==> flow/design.v (excerpt) <==
module main(
    input clk,rst,start,
    input [3:0]ip,
    output reg [59:0]ans,
    output reg finish
    );
    parameter [6:0]addr_max=100;
    reg [59:0]max,adder;
    reg [3:0]bram[addr_max-1:0];
    reg [6:0]addr,index,index_max;
    reg [3:0]state;
    always @(posedge clk)
    begin
        if(rst)
        begin
            addr<=0;ans<=0;max<=0;
            index<=0;index_max<=addr_max-12;
            state<=0;
            finish<=1;
        end
        else 
        begin
            case(state)
            0:
            begin
                addr<=0;ans<=adder;max<=0;
                index<=0;index_max<=addr_max-12;
                if(start)
                begin
                    finish<=0;
                    state<=1;
                end
                else finish<=1;
            end
            1:
            begin
                if(addr>=addr_max)
                begin
                    state<=2;
                    addr<=0;
                end
                else 
                begin
                    bram[addr]<=ip;
                    addr<=addr+1;
                end
            end
            2:
            begin
                if(addr<=index_max) 
                begin
                    if(bram[addr]>max[3:0])
                    begin
                        index<=addr;    
                        max[3:0]<=bram[addr];
                    end
                    addr<=addr+1;
                end
                else
                begin
                    addr<=index+1;
                    if(index_max>=99)state<=0;
                    else 
                    begin
                        index_max<=index_max+1;       
                        max<=max<<4;
                    end
                end
            end
            endcase        
        end   
    end
    reg [15:0]c;
    wire [15:0]cin={c[15:1],1'b0};
    genvar i;
    generate 
        for(i=1;i<16;i=i+1)
  ...
make LEC_CHECK=0 CAP_MARGIN=0 CELL_PAD_IN_SITES_DETAIL_PLACEMENT=2 CORE_ASPECT_RATIO=1.62 CORE_MARGIN=7 CORE_UTILIZATION=45 CTS_CLUSTER_SIZE=87 GPL_TIMING_DRIVEN=0 HOLD_SLACK_MARGIN=-0.06 PLACE_DENSITY=0.48 SLEW_MARGIN=0 TNS_END_PERCENT=45 finish   # period 25.0 ns
run.sh (not shown) runs the stock make flow with config.mk's settings and CLKGATE_MAP_FILE=.
The starting point passed the timing, design-rule and antenna checks.
Next try:
- ABC_AREA: default -> 1
- CAP_MARGIN: 0 -> 20
- CELL_PAD_IN_SITES_DETAIL_PLACEMENT: 2 -> default
- CORE_ASPECT_RATIO: 1.62 -> default
- CORE_MARGIN: 7 -> 2
- CORE_UTILIZATION: 45 -> 70
- CTS_CLUSTER_SIZE: 87 -> 16
- GPL_TIMING_DRIVEN: 0 -> default
- HOLD_SLACK_MARGIN: -0.06 -> default
- PLACE_DENSITY: 0.48 -> default
- SLEW_MARGIN: 0 -> 20
- TNS_END_PERCENT: 45 -> default
- clock period: 25.0 -> 13.5 ns (I/O delays scaled with it)
Effect: Now the flow completed and failed the layout checks on negative setup slack; via count is higher by 17%; sequential share of layout area shrinks by 0.30 points; synthesized cell count rose by 37%; non-clock buffer count goes down by 2; power is higher by 84%.
Next try:
- ABC_AREA: 1 -> default
- CORE_UTILIZATION: 70 -> 58
- CTS_CLUSTER_SIZE: 16 -> 14
- SETUP_SLACK_MARGIN: default -> 2.23
- TNS_END_PERCENT: default -> 5
- clock period: 13.5 -> 17.5 ns (I/O delays scaled with it)
Effect:
- The changed run finished but failed the layout checks on negative setup slack
- sequential power is lower by 23%
- final cell count decreases by 19%
- design area came out lower by 0.57%
- die size goes up by 17%
- power shrinks by 21%
- worst hold slack gains 0.020 ns
Next try:
- ABC_AREA: default -> 1
- CORE_UTILIZATION: 58 -> 68
- CTS_CLUSTER_SIZE: 14 -> 51
- SETUP_SLACK_MARGIN: 2.23 -> default
- TNS_END_PERCENT: 5 -> default
- clock period: 17.5 -> 19.7 ns (I/O delays scaled with it)
What happened: The new run finished but failed the layout checks on negative setup slack; critical path depth is lower by 3; worst setup slack gets better by 3.2 ns; die size is lower by 12%; power is lower by 14%; design area is lower by 1.1%; wire length is higher by 12%; count of clock-buffer cells in the layout is lower by 5; via count is higher by 22%; combinational power is higher by 18%; first-iteration DRC count is higher by 42%; clock skew is lower by 0.0072 ns.

---

main again, from the RTL that the note above started with.
clock: 13.5 ns
lec_check: 0
abc_area: 1
cap_margin: 15
core_aspect_ratio: 0.5
core_margin: 2
core_utilization: 72
cts_cluster_diameter: 206
cts_cluster_size: 15
hold_slack_margin: 0.29
place_density_lb_addon: 0.13
setup_slack_margin: 3.96
slew_margin: 15
The baseline finished with negative setup slack left.
Edit:
Settings changed: ABC_AREA 1 to unset, CAP_MARGIN 15 to 20, CORE_ASPECT_RATIO 0.5 to unset, CORE_UTILIZATION 72 to 58, CTS_CLUSTER_DIAMETER 206 to unset, CTS_CLUSTER_SIZE 15 to 14, HOLD_SLACK_MARGIN 0.29 to unset, PLACE_DENSITY_LB_ADDON 0.13 to unset, SETUP_SLACK_MARGIN 3.96 to 2.23, SLEW_MARGIN 15 to 20, TNS_END_PERCENT set to 5.
Clock period 13.5 ns to 17.4 ns, I/O delays scaled along.
Effect: The changed run completed and failed the layout checks on negative setup slack; combinational power fell by 43%; via count is lower by 20%; clock-buffer cell count rose by 19; synthesized cell count is lower by 27%; global-route usage came out lower by 8.2 points.
Edit:
Settings changed: CORE_MARGIN 2 to 4, CORE_UTILIZATION 58 to 40, CTS_CLUSTER_SIZE 14 to 80, SETUP_SLACK_MARGIN 2.23 to unset, SLEW_MARGIN 20 to 25, TNS_END_PERCENT 5 to unset.
Clock period 17.4 ns to 25.0 ns, I/O delays scaled along.
Effect: Now the flow produced a clean layout; core utilization fell by 22 points; area after synthesis stays the same; setup slack gets better by 4.4 ns; first-iteration DRC count rose by 8.9%; clock skew rose by 0.0040 ns; combinational power fell by about 33%; total power fell by about 30%; cell area fell by 1.5%; non-clock buffer count fell by 74; routed wire length rose by 3.5%; global-route usage fell by 8.1 points.

---

JK:
Starting RTL as in the previous note.
clock: 14.0 ns
lec_check: 0
cap_margin: 35
cell_pad_in_sites_global_placement: 2
core_aspect_ratio: 0.62
core_margin: 2
core_utilization: 67
cts_cluster_size: 41
gpl_routability_driven: 1
gpl_timing_driven: 1
hold_slack_margin: 0.26
setup_slack_margin: 1.0
slew_margin: 5
tns_end_percent: 30
JK never completed; the flow aborted with a tool error in 3_1_place_gp_skip_io.
Edits applied to the flow inputs when going from JK to MS:
Settings: TNS_END_PERCENT: 30 -> unset; CTS_CLUSTER_SIZE: 41 -> 16; CAP_MARGIN: 35 -> 40; CORE_ASPECT_RATIO: 0.62 -> unset; CELL_PAD_IN_SITES_GLOBAL_PLACEMENT: 2 -> unset; CTS_CLUSTER_DIAMETER: unset -> 388; CORE_UTILIZATION: 67 -> 72; PLACE_DENSITY: unset -> 0.42; GPL_TIMING_DRIVEN: 1 -> unset; GPL_ROUTABILITY_DRIVEN: 1 -> unset; SLEW_MARGIN: 5 -> 20; ABC_AREA: unset -> 1; HOLD_SLACK_MARGIN: 0.26 -> 0.29; SETUP_SLACK_MARGIN: 1.0 -> -0.92; the clock period (ns, I/O delays scaled along): 14.0 -> 13.5.
Results
Ran to the end and failed final checks on setup timing: MS. Re post-synthesis sequential element count: no difference whatsoever between JK and MS. Fraction of the mapped netlist area in adder cells (lower): MS. From JK to MS the numbers moved as follows: share of synthesized area spent on multiplexers went down by 10 points; die area saw a decrease; count of unique library cells instantiated by Yosys now smaller; number of cells in Yosys stat climbed 744. Share of synthesized cell area in and, or, nand and nor gates up 11 points in MS wrt JK. [compare] base=JK new=MS: area of the placeable core shows a reduction of 1500 um^2; synthesized cell count now sits higher; die width down about 23%. Comparing JK and MS, the higher area after synthesis is on MS.

---

The RTL this note starts from:
==> flow/design.v <==
`timescale 1ns / 1ps
module main(
    input clk,rst,start,
    input [3:0]ip,
    output reg [59:0]ans,
    output reg finish
    );
    parameter [6:0]addr_max=100;
    reg [59:0]max,adder;
    reg [3:0]bram[addr_max-1:0];
    reg [6:0]addr,index,index_max;
    reg [3:0]state;
    always @(posedge clk)
    begin
        if(rst)
        begin
            addr<=0;ans<=0;max<=0;
            index<=0;index_max<=addr_max-12;
            state<=0;
            finish<=1;
        end
        else 
        begin
            case(state)
            0:
            begin
                addr<=0;ans<=adder;max<=0;
                index<=0;index_max<=addr_max-12;
                if(start)
                begin
                    finish<=0;
                    state<=1;
                end
                else finish<=1;
            end
            1:
            begin
                if(addr>=addr_max)
                begin
                    state<=2;
                    addr<=0;
                end
                else 
                begin
                    bram[addr]<=ip;
                    addr<=addr+1;
                end
            end
            2:
            begin
                if(addr<=index_max) 
                begin
                    if(bram[addr]>max[3:0])
                    begin
                        index<=addr;    
                        max[3:0]<=bram[addr];
                    end
                    addr<=addr+1;
                end
                else
                begin
                    addr<=index+1;
                    if(index_max>=99)state<=0;
                    else 
                    begin
                        index_max<=index_max+1;       
                        max<=max<<4;
                    end
                end
            end
            endcase        
        end   
    end
    reg [15:0]c;
    wire [15:0]cin={c[15:1],1'b0};
    genvar i;
    generate 
        for(i=1;i<16;i=i+1)
        begin:bcd_adder
            always @(*)
            begin
                if(rst) 
                begin
                    adder[4*i-1:4*(i-1)]=0;
                    c[i]=0;
                end
                else if(cin[i-1]+max[4*i-1:4*(i-1)]+ans[4*i-1:4*(i-1)]>9)
                begin
                    adder[4*i-1:4*(i-1)]=cin[i-1]+ans[4*i-1:4*(i-1)]+max[4*i-1:4*(i-1)]-10;
                    c[i]=1;
                end
                else
                begin
                    adder[4*i-1:4*(i-1)]=cin[i-1]+ans[4*i-1:4*(i-1)]+max[4*i-1:4*(i-1)];
                    c[i]=0;
                end
            end
        end
    endgenerate
endmodule
clock: 28.3 ns
lec_check: 0
cap_margin: 10
cell_pad_in_sites_detail_placement: 0
core_aspect_ratio: 1.29
core_margin: 9
core_utilization: 67
cts_cluster_diameter: 326
max_routing_layer: met4
place_density_lb_addon: 0.06
setup_slack_margin: 5.0
slew_margin: 20
The baseline produced a clean layout.
Edit:
- CAP_MARGIN: 10 -> 20
- CELL_PAD_IN_SITES_DETAIL_PLACEMENT: 0 -> default
- CORE_ASPECT_RATIO: 1.29 -> default
- CORE_MARGIN: 9 -> 2
- CORE_UTILIZATION: 67 -> 58
- CTS_CLUSTER_DIAMETER: 326 -> default
- CTS_CLUSTER_SIZE: default -> 14
- HOLD_SLACK_MARGIN: default -> 0.28
- MAX_ROUTING_LAYER: met4 -> default
- PLACE_DENSITY_LB_ADDON: 0.06 -> default
- SETUP_SLACK_MARGIN: 5.0 -> 2.23
- clock period: 28.3 -> 17.4 ns (I/O delays scaled with it)
=> The changed run completed and failed the layout checks on setup timing. Design area grows by 3.8%. Global-route usage grows by 0.18 points. Via count shrinks by 0.82%. Count of clock-buffer cells in the layout grows by 9. Core utilization shrinks by 8.1 points. First-iteration DRC count shrinks by 9.2%. Clock power grows by 76%.
Edit:
- CORE_UTILIZATION: 58 -> 70
- CTS_CLUSTER_SIZE: 14 -> 22
- HOLD_SLACK_MARGIN: 0.28 -> default
- PLACE_DENSITY_LB_ADDON: default -> 0.0
- SETUP_SLACK_MARGIN: 2.23 -> 3.89
- clock period: 17.4 -> 13.6 ns (I/O delays scaled with it)
After rerunning:
- The changed run finished with setup timing left
- count of clock-buffer cells in the layout goes down by 14
- routed wire length goes up by 8.9%
- total power goes up by 31%
- via count goes up by 7.8%
- core utilization goes up by 16 points

---

// main: RTL as listed in full above, without the edits since
Settings: LEC_CHECK=0, ABC_AREA=1, CAP_MARGIN=40, CORE_ASPECT_RATIO=1.41, CORE_MARGIN=2, CORE_UTILIZATION=72, CTS_CLUSTER_DIAMETER=388, CTS_CLUSTER_SIZE=17, HOLD_SLACK_MARGIN=0.29, PLACE_DENSITY_LB_ADDON=0.13, SETUP_SLACK_MARGIN=3.58, SLEW_MARGIN=10; clock period 13.5 ns.
The baseline produced a layout that fails on setup timing.
Edit:
Settings changed: ABC_AREA 1 to not set, CAP_MARGIN 40 to 20, CORE_ASPECT_RATIO 1.41 to not set, CORE_UTILIZATION 72 to 57, CTS_CLUSTER_DIAMETER 388 to not set, CTS_CLUSTER_SIZE 17 to not set, HOLD_SLACK_MARGIN 0.29 to not set, PLACE_DENSITY_LB_ADDON 0.13 to not set, SETUP_SLACK_MARGIN 3.58 to not set, SLEW_MARGIN 10 to 20.
Clock period 13.5 ns to 24.2 ns, I/O delays scaled along.
Effect:
- The new run finished clean
- via count shrinks by about a fifth
- critical path depth shrinks by 2
- hold slack gets worse by 0.0040 ns
- non-clock buffer count shrinks by 105
Edit:
Settings changed: ABC_AREA set to 1, CAP_MARGIN 20 to 5, CORE_UTILIZATION 57 to 72, CTS_CLUSTER_DIAMETER set to 388, CTS_CLUSTER_SIZE set to 16, HOLD_SLACK_MARGIN set to 0.29, PLACE_DENSITY set to 0.42, SETUP_SLACK_MARGIN set to -0.92.
Clock period 24.2 ns to 13.5 ns, I/O delays scaled along.
What happened: With this change the flow finished but failed the layout checks on setup timing; routed wire length grows by 14%; count of clock-buffer cells in the layout shrinks by 25; final area grows by 0.60%; worst hold slack got worse by 0.013 ns; power grows by 59%.
Edit:
Settings changed: ABC_AREA 1 to not set, CAP_MARGIN 5 to 20, CORE_UTILIZATION 72 to 40, CTS_CLUSTER_DIAMETER 388 to not set, CTS_CLUSTER_SIZE 16 to not set, HOLD_SLACK_MARGIN 0.29 to not set, PLACE_DENSITY 0.42 to not set, SETUP_SLACK_MARGIN -0.92 to not set.
Clock period 13.5 ns to 24.2 ns, I/O delays scaled along.
Outcome: The changed run produced a clean layout. Synthesized cell count falls by 27%. Non-clock buffer count falls by 90. Clock power falls by about 20%. Utilization falls by 35 points. Wire length falls by 8.8%. Worst setup slack improves by 6.4 ns. Register-to-register slack improves by 8.3 ns.
Edit:
Settings changed: ABC_AREA set to 1, CAP_MARGIN 20 to 40, CORE_UTILIZATION 40 to 72, CTS_CLUSTER_DIAMETER set to 388, CTS_CLUSTER_SIZE set to 16, PLACE_DENSITY_LB_ADDON set to 0.06, SETUP_SLACK_MARGIN set to -0.92.
Clock period 24.2 ns to 13.5 ns, I/O delays scaled along.
Effect: The new run reached the layout checks and failed them: setup timing. Global-route usage increases by 15 points. Utilization increases by 35 points. Clock power increases by about a fifth. Sequential share of layout area is about the same. Setup slack loses 6.5 ns.
Edit:
Settings changed: ABC_AREA 1 to not set, CAP_MARGIN 40 to 20, CORE_UTILIZATION 72 to 56, CTS_CLUSTER_DIAMETER 388 to not set, CTS_CLUSTER_SIZE 16 to 14, PLACE_DENSITY_LB_ADDON 0.06 to not set, SETUP_SLACK_MARGIN -0.92 to 2.23.
Clock period 13.5 ns to 18.4 ns, I/O delays scaled along.
After rerunning:
- The changed run finished with setup timing left
- clock-buffer cell count increases by 17
- via count fell by 19%
- final cell count goes down by 15%
- synthesized area shrinks by 2.8%
- setup slack gets better by 2.6 ns
- cell area went up by 2.6%
- synthesized cell count goes down by 27%
- register-to-register slack improves by 3.4 ns
- sequential share of layout area decreases by 1.3 points
- utilization decreases by 14 points
Power and IR drop assume default switching activity.
